==> v34 <==
## arm_core
module arm_core (
    input         clk,
    input         rst,
    output [7:0]  imem_addr,
    input  [31:0] imem_data,
    output [5:0]  dmem_addr,
    output [31:0] dmem_wdata,
    output        dmem_we,
    input  [31:0] dmem_rdata,
    output        wb_en,
    output [3:0]  wb_dest,
    output [31:0] wb_value
);
make LEC_CHECK=0 ABC_AREA=1 CAP_MARGIN=20 CORE_MARGIN=2 CORE_UTILIZATION=58 HOLD_SLACK_MARGIN=-0.08 SETUP_SLACK_MARGIN=2.38 SLEW_MARGIN=20 TNS_END_PERCENT=5 finish   # period 9.19 ns
run.sh (not shown) runs the stock make flow with config.mk's settings and CLKGATE_MAP_FILE=.
==> inputs of v13, as changes to v34 <==
ABC_AREA = default   (was 1)
SETUP_SLACK_MARGIN = -0.42   (was 2.38)
==> flow/constraint.sdc (replaced) <==
create_clock -name core_clock -period 10.8 [get_ports {clk}]
set_input_delay 2.1600 -clock core_clock [delete_from_list [all_inputs] [get_ports {clk}]]
set_output_delay 2.1600 -clock core_clock [all_outputs]
set_load 0.01 [all_outputs]
==> inputs of v20, as changes to v34 <==
CELL_PAD_IN_SITES_DETAIL_PLACEMENT = 2   (was default)
CELL_PAD_IN_SITES_GLOBAL_PLACEMENT = 3   (was default)
CORE_MARGIN = 5   (was 2)
CORE_UTILIZATION = 40   (was 58)
HOLD_SLACK_MARGIN = default   (was -0.08)
MAX_ROUTING_LAYER = met4   (was default)
PLACE_DENSITY_LB_ADDON = 0.28   (was default)
SETUP_SLACK_MARGIN = default   (was 2.38)
SLEW_MARGIN = 15   (was 20)
TNS_END_PERCENT = 30   (was 5)
==> flow/constraint.sdc (replaced) <==
create_clock -name core_clock -period 11.7 [get_ports {clk}]
set_input_delay 2.3400 -clock core_clock [delete_from_list [all_inputs] [get_ports {clk}]]
set_output_delay 2.3400 -clock core_clock [all_outputs]
set_load 0.01 [all_outputs]
==> impl_report.txt <==
IMPLEMENTATION SUMMARY REPORT
----------------------------------------------------
[Run status]
  Run status ........................ aborted with a tool error
  Stopping stage ........................ global routing (5_1_grt)
  Err ........................ [ERROR GRT-0116] Global routing finished with congestion. Check the congestion regions in the DRC Viewer.

[Floorplan]
  Die Y-Extent ........................ 305 um
  Die Size ........................ around 93,000 sq um

[Place]
  Weighted congestion at the end of routability-driven global placement ........................ approximately 1.1
  Half-perimeter wire length of the detailed placement result ........................ 172,000 um

[Global route]
  Global Route met2 Usage ........................ 0.984

[Logic synthesis]
  Top post-synthesis cells by count ........................ sky130_fd_sc_hd__nand2_1, sky130_fd_sc_hd__nor2_1, sky130_fd_sc_hd__inv_1

[Clock network]
  Post-cts resize count ........................ about 370

----------------------------------------------------
The numbers above come from v34.

==> impl_report.txt <==
IMPLEMENTATION SUMMARY REPORT
----------------------------------------------------
[Run status]
  Run status ........................ aborted with a tool error
  Stopping stage ........................ global routing (5_1_grt)

[Clock network]
  Post-cts resize count ........................ 42

[Place]
  Half-perimeter wire length of the detailed placement result ........................ 203,000 um
  Placed inst area ........................ 57,200 sq um
  Weighted congestion at the end of routability-driven global placement ........................ between 1 and 1.5

[Logic synthesis]
  Top post-synthesis cells by count ........................ sky130_fd_sc_hd__nand2_1, sky130_fd_sc_hd__nor2_1, sky130_fd_sc_hd__inv_1

[Floorplan]
  Die Y-Extent ........................ 373 um
  Die Size ........................ roughly 140,000 sq um

----------------------------------------------------
The numbers above come from v20.

==> impl_report.txt <==
=== SYNTHESIS / PLACE & ROUTE SUMMARY ===
----------------------------------------------------
[Place]
  Weighted congestion at the end of routability-driven global placement ........................ 1.12

[Logic synthesis]
  Top post-synthesis cells by count ........................ sky130_fd_sc_hd__nor2_1, sky130_fd_sc_hd__nand2_1, sky130_fd_sc_hd__edfxtp_1

[Final timing]
  Worst path setup slack after routing ........................ -1140 ps
  Count of final setup violators ........................ 4

[Run status]
  Run status ........................ finished with violations
  Causes of the layout check failure .................... negative setup slack

----------------------------------------------------
The numbers above come from v13.


========
==> wip/amber <==
Starting RTL as in the previous note.
==> flow/config.mk <==
export PLATFORM = sky130hd
export DESIGN_NAME = arm_core
export DESIGN_NICKNAME = arm_core
export VERILOG_FILES = /design/flow/design.v
export SDC_FILE = /design/flow/constraint.sdc
export NUM_CORES = 4
export LEC_CHECK = 0
export CAP_MARGIN = 20
export CORE_MARGIN = 2
export CORE_UTILIZATION = 58
export CTS_CLUSTER_DIAMETER = 297
export SETUP_SLACK_MARGIN = 2.33
export SLEW_MARGIN = 20
export TNS_END_PERCENT = 5
==> flow/constraint.sdc <==
create_clock -name core_clock -period 9.25 [get_ports {clk}]
set_input_delay 1.8500 -clock core_clock [delete_from_list [all_inputs] [get_ports {clk}]]
set_output_delay 1.8500 -clock core_clock [all_outputs]
set_load 0.01 [all_outputs]
==> wip/umber (differences from wip/amber) <==
Settings changed: ABC_AREA from default to 1, CELL_PAD_IN_SITES_DETAIL_PLACEMENT from default to 2, CELL_PAD_IN_SITES_GLOBAL_PLACEMENT from default to 3, CORE_UTILIZATION 58 to 40, CTS_CLUSTER_DIAMETER 297 to default, PLACE_DENSITY_LB_ADDON from default to 0.28, SETUP_SLACK_MARGIN 2.33 to default, SLEW_MARGIN 20 to 15, TNS_END_PERCENT 5 to 25.
==> flow/constraint.sdc (replaced) <==
create_clock -name core_clock -period 11.7 [get_ports {clk}]
set_input_delay 2.3400 -clock core_clock [delete_from_list [all_inputs] [get_ports {clk}]]
set_output_delay 2.3400 -clock core_clock [all_outputs]
set_load 0.01 [all_outputs]
==> wip/tundra (differences from wip/amber) <==
Settings changed: CORE_UTILIZATION 58 to 40, CTS_CLUSTER_DIAMETER 297 to default, PLACE_DENSITY from default to 0.6, SETUP_SLACK_MARGIN 2.33 to default, TNS_END_PERCENT 5 to default.
==> flow/constraint.sdc (replaced) <==
create_clock -name core_clock -period 15.7 [get_ports {clk}]
set_input_delay 3.1400 -clock core_clock [delete_from_list [all_inputs] [get_ports {clk}]]
set_output_delay 3.1400 -clock core_clock [all_outputs]
set_load 0.01 [all_outputs]
==> wip/willow (differences from wip/amber) <==
Settings changed: CELL_PAD_IN_SITES_DETAIL_PLACEMENT from default to 0, CORE_UTILIZATION 58 to 72, CTS_CLUSTER_DIAMETER 297 to 229, CTS_CLUSTER_SIZE from default to 61, GPL_ROUTABILITY_DRIVEN from default to 1, GPL_TIMING_DRIVEN from default to 1, MAX_ROUTING_LAYER from default to met4, SETUP_SLACK_MARGIN 2.33 to default, TNS_END_PERCENT 5 to default.
==> flow/constraint.sdc (replaced) <==
create_clock -name core_clock -period 13.3 [get_ports {clk}]
set_input_delay 2.6600 -clock core_clock [delete_from_list [all_inputs] [get_ports {clk}]]
set_output_delay 2.6600 -clock core_clock [all_outputs]
set_load 0.01 [all_outputs]
==> results <==
The lowest die size belongs to wip/willow, the highest to wip/umber. Against wip/amber, the synthesized cell count of wip/umber is larger by 38%. wip/willow stopped in 5_1_grt. wip/amber aborted during 5_1_grt on GRT-0232. wip/umber failed in 5_1_grt. wip/tundra completed with no timing, DRC or antenna violations. Of wip/willow and wip/umber, wip/umber has the higher area after synthesis (gap 2.5%, measured against wip/umber).
==> figures <==
Status: wip/tundra complete, no violations; wip/willow did not finish; wip/umber did not finish; wip/amber did not finish
Failing step: wip/tundra -; wip/willow 5_1_grt; wip/umber 5_1_grt; wip/amber 5_1_grt
Area figure in the yosys stat output: wip/tundra 51400 um2; wip/willow 51400 um2; wip/umber 52700 um2; wip/amber 51400 um2
Floorplan die height: wip/tundra 363 um; wip/willow 271 um; wip/umber 367 um; wip/amber 302 um
Total half-perimeter wirelength after legalization and detailed placement: wip/tundra 148000 um; wip/willow 148000 um; wip/umber 202000 um; wip/amber 164000 um
Number of cells upsized or downsized after cts: wip/tundra 0; wip/willow 32; wip/umber 24; wip/amber 408
Yosys xor share: wip/tundra 0.0218; wip/willow 0.0218; wip/umber 0.00385; wip/amber 0.0218
Die X-Extent: wip/tundra 363 um; wip/willow 271 um; wip/umber 367 um; wip/amber 302 um
Placeable Area: wip/tundra 128000 um2; wip/willow 70400 um2; wip/umber 131000 um2; wip/amber 88100 um2
Std cell rows: wip/tundra 131; wip/willow 97; wip/umber 133; wip/amber 109
Setup repair bufs after CTS: wip/tundra 0; wip/willow 8; wip/umber 0; wip/amber 28
Syn Area/Cell: wip/tundra 9.95 um2; wip/willow 9.95 um2; wip/umber 7.41 um2; wip/amber 9.95 um2

========
==> inputs of 06-23 <==
arm_core again, from the RTL that the note above started with.
## arm_core
module arm_core (
    input         clk,
    input         rst,
    output [7:0]  imem_addr,
    input  [31:0] imem_data,
    output [5:0]  dmem_addr,
    output [31:0] dmem_wdata,
    output        dmem_we,
    input  [31:0] dmem_rdata,
    output        wb_en,
    output [3:0]  wb_dest,
    output [31:0] wb_value
);
  wire [31:0] IF_stage_pc_out;
  wire [31:0] IF_stage_instruction_out;
  wire [31:0] branch_address;
  wire EXE_stage_B_out;
  wire hazard_detected;
  IF_Stage IF_Stage_Inst (
    .clk(clk),
    .rst(rst),
    .freeze(hazard_detected),
    .Branch_taken(EXE_stage_B_out),
    .BranchAddr(branch_address),
    .imem_data(imem_data),
    .PC(IF_stage_pc_out),
    .Instruction(IF_stage_instruction_out)
  );
  assign imem_addr = IF_stage_pc_out[7:0];
  wire [31:0] IF_reg_pc_out;
  wire [31:0] IF_reg_instruction_out;
  IF_Stage_Reg IF_Reg_Inst (
    .clk(clk),
    .rst(rst),
    .freeze(hazard_detected),
    .flush(EXE_stage_B_out),
    .PC_in(IF_stage_pc_out),
    .Instruction_in(IF_stage_instruction_out),
  ...
Settings: LEC_CHECK=0, CAP_MARGIN=20, CELL_PAD_IN_SITES_DETAIL_PLACEMENT=0, CORE_MARGIN=2, CORE_UTILIZATION=66, CTS_CLUSTER_DIAMETER=229, CTS_CLUSTER_SIZE=61, GPL_ROUTABILITY_DRIVEN=1, GPL_TIMING_DRIVEN=1, MAX_ROUTING_LAYER=met4, SETUP_SLACK_MARGIN=-0.64, SLEW_MARGIN=20, TNS_END_PERCENT=5; clock period 11.0 ns.
==> inputs of 04-11, as changes to 06-23 <==
==> flow/config.mk (replaced) <==
export PLATFORM = sky130hd
export DESIGN_NAME = arm_core
export DESIGN_NICKNAME = arm_core
export VERILOG_FILES = /design/flow/design.v
export SDC_FILE = /design/flow/constraint.sdc
export NUM_CORES = 4
export LEC_CHECK = 0
export CAP_MARGIN = 20
export CORE_MARGIN = 2
export CORE_UTILIZATION = 25
export PLACE_DENSITY = 0.6
export SLEW_MARGIN = 20
==> flow/constraint.sdc (replaced) <==
create_clock -name core_clock -period 17.5 [get_ports {clk}]
set_input_delay 3.5000 -clock core_clock [delete_from_list [all_inputs] [get_ports {clk}]]
set_output_delay 3.5000 -clock core_clock [all_outputs]
set_load 0.01 [all_outputs]
==> notes <==
04-11 completed with no timing, DRC or antenna violations. 06-23 ended with an error in global routing. Synthesized cell count is the same in 06-23 and 04-11. In die area, 04-11 is at 2.6 times the value of 06-23. Synthesized area is the same in 06-23 and 04-11.

========
==> job 294 <==
arm_core again, from the RTL that the note above started with.
make LEC_CHECK=0 ABC_AREA=0 CAP_MARGIN=20 CELL_PAD_IN_SITES_DETAIL_PLACEMENT=1 CELL_PAD_IN_SITES_GLOBAL_PLACEMENT=0 CORE_MARGIN=5 CORE_UTILIZATION=40 CTS_CLUSTER_SIZE=60 MAX_ROUTING_LAYER=met5 MIN_ROUTING_LAYER=met2 PLACE_DENSITY_LB_ADDON=0.28 SETUP_SLACK_MARGIN=1.73 SLEW_MARGIN=0 TNS_END_PERCENT=30 finish   # period 11.7 ns
==> job 2038: changes against job 294 <==
ABC_AREA = not set   (was 0)
CELL_PAD_IN_SITES_DETAIL_PLACEMENT = 0   (was 1)
CELL_PAD_IN_SITES_GLOBAL_PLACEMENT = not set   (was 0)
CORE_MARGIN = 2   (was 5)
CORE_UTILIZATION = 67   (was 40)
CTS_CLUSTER_DIAMETER = 229   (was not set)
CTS_CLUSTER_SIZE = 61   (was 60)
GPL_ROUTABILITY_DRIVEN = 1   (was not set)
GPL_TIMING_DRIVEN = 1   (was not set)
MAX_ROUTING_LAYER = met4   (was met5)
MIN_ROUTING_LAYER = not set   (was met2)
PLACE_DENSITY_LB_ADDON = not set   (was 0.28)
SETUP_SLACK_MARGIN = -0.61   (was 1.73)
SLEW_MARGIN = 20   (was 0)
TNS_END_PERCENT = not set   (was 30)
==> flow/constraint.sdc (replaced) <==
create_clock -name core_clock -period 13.3 [get_ports {clk}]
set_input_delay 2.6600 -clock core_clock [delete_from_list [all_inputs] [get_ports {clk}]]
set_output_delay 2.6600 -clock core_clock [all_outputs]
set_load 0.01 [all_outputs]
==> job 7084: changes against job 294 <==
ABC_AREA = not set   (was 0)
CELL_PAD_IN_SITES_DETAIL_PLACEMENT = not set   (was 1)
CELL_PAD_IN_SITES_GLOBAL_PLACEMENT = 2   (was 0)
CORE_MARGIN = 2   (was 5)
CORE_UTILIZATION = 22   (was 40)
CTS_CLUSTER_SIZE = not set   (was 60)
MAX_ROUTING_LAYER = met4   (was met5)
MIN_ROUTING_LAYER = not set   (was met2)
PLACE_DENSITY_LB_ADDON = not set   (was 0.28)
SETUP_SLACK_MARGIN = not set   (was 1.73)
SLEW_MARGIN = 20   (was 0)
TNS_END_PERCENT = not set   (was 30)
==> flow/constraint.sdc (replaced) <==
create_clock -name core_clock -period 15.4 [get_ports {clk}]
set_input_delay 3.0800 -clock core_clock [delete_from_list [all_inputs] [get_ports {clk}]]
set_output_delay 3.0800 -clock core_clock [all_outputs]
set_load 0.01 [all_outputs]
==> job 501: changes against job 294 <==
ABC_AREA = not set   (was 0)
CELL_PAD_IN_SITES_DETAIL_PLACEMENT = not set   (was 1)
CELL_PAD_IN_SITES_GLOBAL_PLACEMENT = not set   (was 0)
CORE_MARGIN = 2   (was 5)
CORE_UTILIZATION = 57   (was 40)
CTS_CLUSTER_SIZE = not set   (was 60)
MAX_ROUTING_LAYER = not set   (was met5)
MIN_ROUTING_LAYER = not set   (was met2)
PLACE_DENSITY = 0.6   (was not set)
PLACE_DENSITY_LB_ADDON = not set   (was 0.28)
SETUP_SLACK_MARGIN = -1.06   (was 1.73)
SLEW_MARGIN = 20   (was 0)
TNS_END_PERCENT = not set   (was 30)
==> flow/constraint.sdc (replaced) <==
create_clock -name core_clock -period 10.6 [get_ports {clk}]
set_input_delay 2.1200 -clock core_clock [delete_from_list [all_inputs] [get_ports {clk}]]
set_output_delay 2.1200 -clock core_clock [all_outputs]
set_load 0.01 [all_outputs]
==> results.txt <==
yosys + openroad results -> placed cell areas approximately 0.06 sq mm, Setup WS pre-CTS -612.5 ps, DIE WIDTH approximately 280 um, H-tree depth 1, FP Core Util between 60% and 70%, Halt Stage global routing, status aborted with a tool error
[end of results for job 2038]
==> results.txt <==
yosys + openroad results -> Final WS setup -1409 ps, status finished with violations, endpoints failing setup 4, violated checks setup timing
[end of results for job 501]
==> results.txt <==
yosys + openroad results -> status aborted with a tool error, Halt Stage global routing, first error [ERROR GRT-0232] Routing congestion too high. Check the congestion heatmap in the GUI., placed cell areas 0.06280 sq mm
[end of results for job 294]
==> results.txt <==
yosys + openroad results -> Setup WS pre-CTS -276.0 ps, H-tree depth 3, metal3 WL ~14,000 um, status timing/DRC/antenna clean, DIE WIDTH slightly below 500 um, largest net degree at the start of global routing ~140, Row Count between 150 and 200, DR vias about 47k
[end of results for job 7084]

========
==> job 2311: inputs <==
Starting RTL as in the previous note.
## arm_core
module arm_core (
    input         clk,
    input         rst,
    output [7:0]  imem_addr,
    input  [31:0] imem_data,
    output [5:0]  dmem_addr,
    output [31:0] dmem_wdata,
    output        dmem_we,
    input  [31:0] dmem_rdata,
    output        wb_en,
    output [3:0]  wb_dest,
    output [31:0] wb_value
);
  wire [31:0] IF_stage_pc_out;
  wire [31:0] IF_stage_instruction_out;
  wire [31:0] branch_address;
  wire EXE_stage_B_out;
  wire hazard_detected;
  IF_Stage IF_Stage_Inst (
    .clk(clk),
    .rst(rst),
    .freeze(hazard_detected),
    .Branch_taken(EXE_stage_B_out),
    .BranchAddr(branch_address),
    .imem_data(imem_data),
    .PC(IF_stage_pc_out),
    .Instruction(IF_stage_instruction_out)
  );
  assign imem_addr = IF_stage_pc_out[7:0];
  wire [31:0] IF_reg_pc_out;
  wire [31:0] IF_reg_instruction_out;
  IF_Stage_Reg IF_Reg_Inst (
    .clk(clk),
    .rst(rst),
    .freeze(hazard_detected),
    .flush(EXE_stage_B_out),
    .PC_in(IF_stage_pc_out),
    .Instruction_in(IF_stage_instruction_out),
    .PC(IF_reg_pc_out),
    .Instruction(IF_reg_instruction_out)
  );
  wire [3:0]  ID_stage_reg_file_dst;
  wire [3:0]  ID_stage_reg_file_src1, ID_stage_reg_file_src2;
  wire [31:0] ID_stage_val_Rn, ID_stage_val_Rm;
  wire [23:0] ID_stage_signed_immediate;
  wire [11:0] ID_stage_shifter_operand;
  wire [3:0]  ID_stage_EX_command_out;
  wire [3:0]  status;
  wire ID_stage_mem_read_out, ID_stage_mem_write_out, ID_stage_WB_en_out,
       ID_stage_Imm_out, ID_stage_B_out, ID_stage_SR_update_out;
  wire [3:0]  WB_Stage_dst_out;
  wire [31:0] WB_Value;
  wire WB_Stage_WB_en_out;
  wire has_src1;
  ID_Stage ID_Stage_Inst (
    .clk(clk),
    .rst(rst),
    .hazard(hazard_detected),
  ...
Settings: LEC_CHECK=0, ABC_AREA=1, CAP_MARGIN=0, CELL_PAD_IN_SITES_DETAIL_PLACEMENT=1, CORE_MARGIN=2, CORE_UTILIZATION=40, PLACE_DENSITY=0.6, SLEW_MARGIN=20; clock period 16.0 ns.
==> inputs of job 6696, as changes to job 2311 <==
==> flow/config.mk (replaced) <==
export PLATFORM = sky130hd
export DESIGN_NAME = arm_core
export DESIGN_NICKNAME = arm_core
export VERILOG_FILES = /design/flow/design.v
export SDC_FILE = /design/flow/constraint.sdc
export NUM_CORES = 4
export LEC_CHECK = 0
export CAP_MARGIN = 20
export CORE_MARGIN = 2
export CORE_UTILIZATION = 68
export CTS_CLUSTER_SIZE = 28
export PLACE_DENSITY = 0.6
export SETUP_SLACK_MARGIN = 4.19
export SLEW_MARGIN = 20
==> inputs of job 234, as changes to job 2311 <==
--- a/flow/config.mk
+++ b/flow/config.mk
@@ -5,9 +5,7 @@
 export SDC_FILE = /design/flow/constraint.sdc
 export NUM_CORES = 4
 export LEC_CHECK = 0
-export ABC_AREA = 1
-export CAP_MARGIN = 0
-export CELL_PAD_IN_SITES_DETAIL_PLACEMENT = 1
+export CAP_MARGIN = 20
 export CORE_MARGIN = 2
 export CORE_UTILIZATION = 40
 export PLACE_DENSITY = 0.6
==> impl_metrics.tcl <==
# metrics dict for downstream scripts
set metrics [dict create \
    status "stopped before the end" \
    lastStage "global routing (5_1_grt)" \
    error "[ERROR GRT-0116] Global routing finished with congestion. Check the congestion regions in the DRC Viewer." \
    grt_overflow 9514 \
    rows 100 \
    die_area_sq_mm 0.0778 \
    syn_nets 5400 \
    xor_area_frac 0.0218 \
    yosys_cells 5166 \
]
The numbers above come from job 6696.

==> impl_metrics.tcl <==
# place-and-route summary
set metrics [dict create \
    status "complete, no violations" \
    die_area_sq_mm 0.135 \
    comb_area_share 0.412 \
    yosys_cells 7112 \
    xor_area_frac 0.00385 \
    rows 133 \
]
The numbers above come from job 2311.

==> impl_metrics.tcl <==
# place-and-route summary
set metrics [dict create \
    yosys_cells 5166 \
    grt_overflow 0 \
    xor_area_frac 0.0218 \
    rows 131 \
    die_area_sq_mm 0.131 \
    status "complete, no violations" \
    ys_sh_simple 0.173 \
]
The numbers above come from job 234.

